==> flow/design.v <==
package calc_pkg;
    typedef struct packed {
        logic on;
        logic off;
        logic mem_rc;
        logic mem_sub;
        logic mem_add;
        logic op_percent;
        logic op_sqrt;
        logic op_div;
        logic op_mul;
        logic op_sub;
        logic op_add;
        logic op_eq;
        logic dot;
        logic num_1;
        logic num_2;
        logic num_3;
        logic num_4;
        logic num_5;
        logic num_6;
        logic num_7;
        logic num_8;
        logic num_9;
        logic num_0;
    } buttons_t;
    typedef enum logic [4:0] {
        B_NONE,          
        B_ON,            
        B_OFF,           
        B_MEM_RC,        
        B_MEM_SUB,       
        B_MEM_ADD,       
        B_OP_PERCENT,    
        B_OP_SQRT,       
        B_OP_DIV,        
        B_OP_MUL,        
        B_OP_SUB,        
        B_OP_ADD,        
        B_OP_EQ,         
        B_DOT,           
        B_NUM_1,         
        B_NUM_2,         
        B_NUM_3,         
        B_NUM_4,         
        B_NUM_5,         
        B_NUM_6,         
        B_NUM_7,         
        B_NUM_8,         
        B_NUM_9,         
        B_NUM_0,         
        B_UNKNOWN        
    } active_button_t;
    function automatic logic isNumberButton(active_button_t active_button);
        isNumberButton = ((active_button >= calc_pkg::B_NUM_1) && (active_button <= calc_pkg::B_NUM_0));
    endfunction
    function automatic logic isOpButton(active_button_t active_button);
        isOpButton = ((active_button >= calc_pkg::B_OP_DIV) && (active_button <= calc_pkg::B_OP_ADD));
    endfunction
    function automatic logic isEqButton(active_button_t active_button);
        isEqButton = (active_button == calc_pkg::B_OP_EQ);
    endfunction
    function automatic logic isDotButton(active_button_t active_button);
        isDotButton = (active_button == calc_pkg::B_DOT);
    endfunction
    typedef logic [3:0] bcd_t;
    function automatic logic [6:0] bcd2segments(bcd_t bcd);
        unique case (bcd)
            4'd0: bcd2segments = 7'b1111110;
            4'd1: bcd2segments = 7'b0110000;
            4'd2: bcd2segments = 7'b1101101;
            4'd3: bcd2segments = 7'b1111001;
            4'd4: bcd2segments = 7'b0110011;
            4'd5: bcd2segments = 7'b1011011;
            4'd6: bcd2segments = 7'b1011111;
            4'd7: bcd2segments = 7'b1110000;
            4'd8: bcd2segments = 7'b1111111;
            4'd9: bcd2segments = 7'b1111011;
            default: bcd2segments = 7'bxxxxxxx;
        endcase
    endfunction
    typedef enum logic [1:0] {
        OP_NONE,
        OP_ADD,
        OP_MUL,
        OP_DIV
    } op_t;
    function automatic op_t button2op(active_button_t active_button);
        unique case (active_button)
            calc_pkg::B_OP_DIV: button2op = calc_pkg::OP_DIV;
            calc_pkg::B_OP_MUL: button2op = calc_pkg::OP_MUL;
            calc_pkg::B_OP_SUB: button2op = calc_pkg::OP_ADD;
            calc_pkg::B_OP_ADD: button2op = calc_pkg::OP_ADD;
            default: button2op = calc_pkg::OP_NONE;
        endcase
    endfunction
    function automatic bcd_t button2bcd(active_button_t active_button);
        unique case (active_button)
            calc_pkg::B_NUM_1: button2bcd = 1;
            calc_pkg::B_NUM_2: button2bcd = 2;
            calc_pkg::B_NUM_3: button2bcd = 3;
            calc_pkg::B_NUM_4: button2bcd = 4;
            calc_pkg::B_NUM_5: button2bcd = 5;
            calc_pkg::B_NUM_6: button2bcd = 6;
            calc_pkg::B_NUM_7: button2bcd = 7;
            calc_pkg::B_NUM_8: button2bcd = 8;
            calc_pkg::B_NUM_9: button2bcd = 9;
            calc_pkg::B_NUM_0: button2bcd = 0;
            default: button2bcd = 0;
        endcase
    endfunction
    parameter NumDigits = 8;
    typedef logic unsigned [$clog2(NumDigits)-1:0] exponent_t;
    typedef struct packed {
        logic error;
        logic sign;
        exponent_t exponent;
        bcd_t [NumDigits-1:0] significand;
    } num_t;
    function automatic num_t neg(num_t num);
        neg = num;
        neg.sign = !num.sign;
    endfunction
endpackage
module alu_add (
    input   logic           clk_i,
    input   logic           rst_i,
    input   logic [36:0]    left_i,      
    input   logic [36:0]    right_i,     
    output  logic           in_ready_o,
    input   logic           in_valid_i,
    output  logic [36:0]    result_o,    
    input   logic           out_ready_i,
    output  logic           out_valid_o
);
typedef enum logic [1:0] {
    S_IDLE,
    S_NORMALIZE,
    S_ADD,
    S_RENORMALIZE
} state_t;
state_t state_d, state_q;
logic [$clog2(calc_pkg::NumDigits):0] counter_d, counter_q;
logic in_ready_d, in_ready_q;
logic out_valid_d, out_valid_q;
assign out_valid_o = out_valid_q;
assign in_ready_o = in_ready_q;
calc_pkg::num_t left_d, left_q;
calc_pkg::num_t right_d, right_q;
calc_pkg::num_t result_d, result_q;
calc_pkg::bcd_t result_extra_d, result_extra_q;
logic carryborrow_d, carryborrow_q;
assign result_o = out_valid_q ? result_q : '0;
logic [4:0] nibble_sum;
always_comb begin
    nibble_sum = 'x;
    carryborrow_d = carryborrow_q;
    if (state_q != S_ADD) begin
        carryborrow_d = 0;
    end else if (left_q.sign == right_q.sign) begin
        nibble_sum =
            left_q.significand[counter_q]
            + right_q.significand[counter_q]
            + 4'(carryborrow_q);
        if (nibble_sum >= 10) begin
            nibble_sum += 6;
        end
        carryborrow_d = nibble_sum[4];
    end else begin
        if (left_q.significand > right_q.significand) begin
            nibble_sum =
                6'(left_q.significand[counter_q])
                - 6'(right_q.significand[counter_q])
                - 6'(carryborrow_q);
        end else begin
            nibble_sum =
                6'(right_q.significand[counter_q])
                - 6'(left_q.significand[counter_q])
                - 6'(carryborrow_q);
        end
        carryborrow_d = nibble_sum[4];
        if ($signed(nibble_sum) < 0) begin
            nibble_sum += 10;
        end
    end
end
always_comb begin
    state_d = state_q;
    out_valid_d = out_valid_q;
    in_ready_d = in_ready_q;
    counter_d = counter_q;
    left_d = left_q;
    right_d = right_q;
    result_d = result_q;
    result_extra_d = result_extra_q;
    unique case (state_q)
        S_IDLE: begin
            result_d = '0;
            if (in_valid_i) begin
                left_d = left_i;
                right_d = right_i;
                state_d = S_NORMALIZE;
                in_ready_d = 0;
            end
        end
        S_NORMALIZE: begin
            if (left_q.exponent < right_q.exponent) begin
                left_d.significand = (left_q.significand >> 4);
                left_d.exponent++;
            end else if (left_q.exponent > right_q.exponent) begin
                right_d.significand = (right_q.significand >> 4);
                right_d.exponent++;
            end else begin
                state_d = S_ADD;
                counter_d = 0;
            end
        end
        S_ADD: begin
            result_d.exponent = left_q.exponent;
            if (left_q.sign == right_q.sign) begin
                result_extra_d = carryborrow_d;
            end
            if (left_q.significand > right_q.significand) begin
                result_d.sign = left_q.sign;
            end else begin
                result_d.sign = right_q.sign;
            end
            result_d.significand[counter_q] = 4'(nibble_sum);
            counter_d++;
            if (counter_d == calc_pkg::NumDigits) begin
                state_d = S_RENORMALIZE;
            end
        end
        S_RENORMALIZE: begin
            if (result_extra_q != '0) begin  
                result_extra_d = '0;
                result_d.significand = ({result_extra_q, result_q.significand} >> 4);
                result_d.exponent++;
                if (result_d.exponent == 0)
                    result_d.error = 1;
            end else if ((result_q.exponent != 0) && (result_q.significand[calc_pkg::NumDigits-1] == 0)) begin  
                result_d.significand = (result_q.significand << 4);
                result_d.exponent--;
            end else begin  
                out_valid_d = 1;
                if (result_d.significand == 0)
                    result_d.sign = 0;
                if (out_valid_q && out_ready_i) begin
                    state_d = S_IDLE;
                    out_valid_d = 0;
                    in_ready_d = 1;
                    result_d = '0;
                end
            end
        end
    endcase
end
always_ff @(posedge clk_i) begin
    if (rst_i) begin
        state_q <= S_IDLE;
        out_valid_q <= 0;
        in_ready_q <= 1;
        counter_q <= '0;
        left_q <= '0;
        right_q <= '0;
        result_q <= '0;
        result_extra_q <= '0;
        carryborrow_q <= 0;
    end else begin
        state_q <= state_d;
        out_valid_q <= out_valid_d;
        in_ready_q <= in_ready_d;
        counter_q <= counter_d;
        left_q <= left_d;
        right_q <= right_d;
        result_q <= result_d;
        result_extra_q <= result_extra_d;
        carryborrow_q <= carryborrow_d;
    end
end
endmodule
==> flow/config.mk <==
export PLATFORM = sky130hd
export DESIGN_NAME = alu_add
export DESIGN_NICKNAME = alu_add
export VERILOG_FILES = /design/flow/design.v
export SDC_FILE = /design/flow/constraint.sdc
export NUM_CORES = 4
export LEC_CHECK = 0
export ABC_AREA = 1
export CAP_MARGIN = 20
export CORE_ASPECT_RATIO = 0.5
export CORE_MARGIN = 2
export CORE_UTILIZATION = 72
export CTS_CLUSTER_DIAMETER = 400
export CTS_CLUSTER_SIZE = 100
export PLACE_DENSITY = 0.4
export SETUP_SLACK_MARGIN = -0.5
export SLEW_MARGIN = 20
export TNS_END_PERCENT = 100
==> flow/constraint.sdc <==
create_clock -name core_clock -period 5.01 [get_ports {clk_i}]
set_input_delay 1.0020 -clock core_clock [delete_from_list [all_inputs] [get_ports {clk_i}]]
set_output_delay 1.0020 -clock core_clock [all_outputs]
set_load 0.01 [all_outputs]
run.sh (not shown) runs the stock make flow with config.mk's settings and CLKGATE_MAP_FILE=.
The baseline finished with timing, DRC and antenna clean.
==> next run, changes <==
ABC_AREA = unset   (was 1)
CAP_MARGIN = 0   (was 20)
CORE_ASPECT_RATIO = unset   (was 0.5)
CTS_CLUSTER_DIAMETER = unset   (was 400)
CTS_CLUSTER_SIZE = 22   (was 100)
PLACE_DENSITY = unset   (was 0.4)
SETUP_SLACK_MARGIN = unset   (was -0.5)
TNS_END_PERCENT = unset   (was 100)
clock period = 3.94 ns   (was 5.01 ns; I/O delays follow)
Outcome: This time the run reached the layout checks and failed them: negative setup slack; first-iteration DRC count rose by about a fifth; clock power rose by about a fifth; synthesized cell count fell by a quarter to a third; global-route usage rose by 3.4 points; design area rose by a few percent; count of clock-buffer cells in the layout rose by 2; sequential share of layout area fell by 0.72 points; non-clock buffer count rose by 28; core utilization rose by 2.7 points.
==> next run, changes <==
ABC_AREA = 1   (was unset)
CAP_MARGIN = 20   (was 0)
CORE_UTILIZATION = 68   (was 72)
CTS_CLUSTER_SIZE = unset   (was 22)
clock period = 4.73 ns   (was 3.94 ns; I/O delays follow)
Result:
- With this change the flow produced a clean layout
- global-route usage falls by 9.0 points
- final area goes down by 3.7%
- wire length is lower by 27%
- clock skew stays flat
- critical path depth climbs by 6
- clock-buffer cell count decreases by 2
==> next run, changes <==
ABC_AREA = unset   (was 1)
CTS_CLUSTER_DIAMETER = 350   (was unset)
clock period = 4.3 ns   (was 4.73 ns; I/O delays follow)
Result: Global-route usage goes down by 0.94 points. Maximum frequency went up by 9.0%. Worst hold slack improves by 12 ps. Register-to-register slack is worse by 70 ps. Clock power increases by about 6%. Core utilization hardly moves. Area after synthesis goes down by 0.69%.
No activity file was given, so power comes from the tool's default toggle rates.
